==> run a <==
==> flow/design.v (excerpt) <==
module chip_to_symbol 
(
input logic         i_clk,
input logic         i_rst_n,
input logic         i_stream,
input logic         i_stream_valid,
output logic [3:0]  o_symbol,
output logic        o_symbol_valid       
);
logic [4:0] r_bit_counter;
logic [31:0] r_received_chip;
logic [5:0] s_ones_counter[15:0];
logic	[31:0]	chip_values [15:0];  
initial 
begin
	chip_values[0] 		=  32'b11011001110000110101001000101110;
	chip_values[8] 		=  32'b11101101100111000011010100100010;
	chip_values[4] 		=  32'b00101110110110011100001101010010;
	chip_values[12] 	=  32'b00100010111011011001110000110101;
	chip_values[2] 		=  32'b01010010001011101101100111000011;
	chip_values[10] 	=  32'b00110101001000101110110110011100;
	chip_values[6] 		=  32'b11000011010100100010111011011001;
	chip_values[14] 	=  32'b10011100001101010010001011101101;
	chip_values[1] 		=  32'b10001100100101100000011101111011;
	chip_values[9] 		=  32'b10111000110010010110000001110111;
	chip_values[5] 		=  32'b01111011100011001001011000000111;
	chip_values[13] 	=  32'b01110111101110001100100101100000;
	chip_values[3]		=  32'b00000111011110111000110010010110;
	chip_values[11]		=  32'b01100000011101111011100011001001;
	chip_values[7] 		=  32'b10010110000001110111101110001100;
	chip_values[15] 	=  32'b11001001011000000111011110111000;
end
always_ff@(posedge i_clk , negedge i_rst_n)
begin
    if(!i_rst_n)
    begin
        r_bit_counter <= 'd0;
    end
  ...
export LEC_CHECK = 0
export ABC_AREA = 1
export CAP_MARGIN = 20
export CORE_MARGIN = 2
export CORE_UTILIZATION = 72
export CTS_CLUSTER_SIZE = 96
export GPL_ROUTABILITY_DRIVEN = 0
export PLACE_DENSITY = 0.38
export SETUP_SLACK_MARGIN = 1.04
export SLEW_MARGIN = 20
export TNS_END_PERCENT = 10
create_clock -name core_clock -period 4.22 [get_ports {i_clk}]
run.sh (not shown) runs the stock make flow with config.mk's settings and CLKGATE_MAP_FILE=.
==> run b (differences from run a) <==
==> flow/config.mk (replaced) <==
export PLATFORM = sky130hd
export DESIGN_NAME = chip_to_symbol
export DESIGN_NICKNAME = chip_to_symbol
export VERILOG_FILES = /design/flow/design.v
export SDC_FILE = /design/flow/constraint.sdc
export NUM_CORES = 4
export LEC_CHECK = 0
export CAP_MARGIN = 20
export CORE_MARGIN = 2
export CORE_UTILIZATION = 66
export SETUP_SLACK_MARGIN = 1.05
export SLEW_MARGIN = 20
==> flow/constraint.sdc (replaced) <==
create_clock -name core_clock -period 4.06 [get_ports {i_clk}]
set_input_delay 0.8120 -clock core_clock [delete_from_list [all_inputs] [get_ports {i_clk}]]
set_output_delay 0.8120 -clock core_clock [all_outputs]
set_load 0.01 [all_outputs]
==> run c (differences from run a) <==
==> flow/config.mk (replaced) <==
export PLATFORM = sky130hd
export DESIGN_NAME = chip_to_symbol
export DESIGN_NICKNAME = chip_to_symbol
export VERILOG_FILES = /design/flow/design.v
export SDC_FILE = /design/flow/constraint.sdc
export NUM_CORES = 4
export LEC_CHECK = 0
export CAP_MARGIN = 20
export CORE_MARGIN = 2
export CORE_UTILIZATION = 72
export CTS_CLUSTER_SIZE = 17
export SETUP_SLACK_MARGIN = 0.93
export SLEW_MARGIN = 20
==> flow/constraint.sdc (replaced) <==
create_clock -name core_clock -period 3.12 [get_ports {i_clk}]
set_input_delay 0.6240 -clock core_clock [delete_from_list [all_inputs] [get_ports {i_clk}]]
set_output_delay 0.6240 -clock core_clock [all_outputs]
set_load 0.01 [all_outputs]
==> results.yml <==
# yosys + openroad results
outcome:
  outcome: "complete, but fails checks"
  so.violations: "negative setup slack"
yosys:
  ys_sh_aoi_pct: 16.1
cts:
  insertion_delay_ns: 0.41
sta:
  fin_ws_ns: -0.176
  finalSetupViolCount: 3
die:
  chipArea_mm2: 0.0329
global_route:
  grt_max_degree: 63
# the run above: run a

==> results.yml <==
# physical design summary
die:
  chipArea_mm2: 0.0346
yosys:
  edf_count: 0
  synth_area_mm2: 0.0238
  mux_share_pct: 1.56
  ys_cells: 2887
  netlist-cell-type-count: 72
  topCellsByArea: "ha_1, dfrtp_1, a21oi_1"
  yosysTopAreaCell: "ha_1"
outcome:
  outcome: "aborted with a tool error"
  stop_stage: "clock tree synthesis"
  stop_error: "[ERROR DPL-0038] Utilization greater than 100%, impossible to legalize"
# the run above: run c

==> results.yml <==
# yosys + openroad results
yosys:
  ys_sh_aoi_pct: 22.5
cts:
  insertion_delay_ns: 0.41
sta:
  finalSetupViolCount: 4
  fin_ws_ns: -0.809
  setup-tns-final_ns: -2.74
global_route:
  grt_max_degree: 56
  grt_pass1_wl_um: 161000
outcome:
  outcome: "complete, but fails checks"
  so.violations: "negative setup slack"
# the run above: run b


========
==> inputs of build 78 <==
Starting RTL as in the previous note.
Settings: LEC_CHECK=0, ABC_AREA=1, CAP_MARGIN=15, CELL_PAD_IN_SITES_DETAIL_PLACEMENT=1, CORE_ASPECT_RATIO=1.21, CORE_MARGIN=7, CORE_UTILIZATION=40, CTS_CLUSTER_SIZE=49, GPL_ROUTABILITY_DRIVEN=1, GPL_TIMING_DRIVEN=1, HOLD_SLACK_MARGIN=0.12, MAX_ROUTING_LAYER=met4, MIN_ROUTING_LAYER=met2, SLEW_MARGIN=15, TNS_END_PERCENT=60; clock period 10.0 ns.
==> build 19: changes against build 78 <==
==> flow/config.mk (replaced) <==
export PLATFORM = sky130hd
export DESIGN_NAME = chip_to_symbol
export DESIGN_NICKNAME = chip_to_symbol
export VERILOG_FILES = /design/flow/design.v
export SDC_FILE = /design/flow/constraint.sdc
export NUM_CORES = 4
export LEC_CHECK = 0
export CAP_MARGIN = 20
export CORE_MARGIN = 2
export CORE_UTILIZATION = 61
export SLEW_MARGIN = 20
export TNS_END_PERCENT = 70
==> trial 4: changes against build 78 <==
==> flow/config.mk (replaced) <==
export PLATFORM = sky130hd
export DESIGN_NAME = chip_to_symbol
export DESIGN_NICKNAME = chip_to_symbol
export VERILOG_FILES = /design/flow/design.v
export SDC_FILE = /design/flow/constraint.sdc
export NUM_CORES = 4
export LEC_CHECK = 0
export ABC_AREA = 1
export CAP_MARGIN = 35
export CORE_ASPECT_RATIO = 0.5
export CORE_MARGIN = 7
export CORE_UTILIZATION = 57
export CTS_CLUSTER_DIAMETER = 236
export CTS_CLUSTER_SIZE = 98
export HOLD_SLACK_MARGIN = 0.29
export PLACE_DENSITY = 0.4
export SETUP_SLACK_MARGIN = 2.88
export SLEW_MARGIN = 20
export TNS_END_PERCENT = 15
==> Changelog: implementation <==
### Changed

* Yosys chip area at roughly 0.023 mm^2
* Multi-In Gates at ~2,600
* Grt met1 use at approximately 52%
* Outcome: no timing/DRC/antenna violations
* Largest net degree at the start of global routing at roughly 60
* DR vias/cell at between 6 and 7
* Worst reg2reg path endpoint: s_ones_counter[4][4]$_DFFE_PN0P_
* Invs w/o clock at ~380
# the run above: trial 4

==> Changelog: implementation <==
### Changed

* Worst reg2reg path endpoint: s_ones_counter[7][4]$_DFFE_PN0P_
* Multi-In Gates at 2,574
* Largest net degree at the start of global routing at just over 70
* Invs w/o clock at about 180
* Outcome: no timing/DRC/antenna violations
* DR vias/cell at 7.08
# the run above: build 19

==> Changelog: implementation <==
### Changed

* Multi-In Gates at 2,631
* Grt met1 use at 0%
* Largest net degree at the start of global routing at ~80
* Outcome: no timing/DRC/antenna violations
* Worst reg2reg path endpoint: s_ones_counter[5][4]$_DFFE_PN0P_
# the run above: build 78

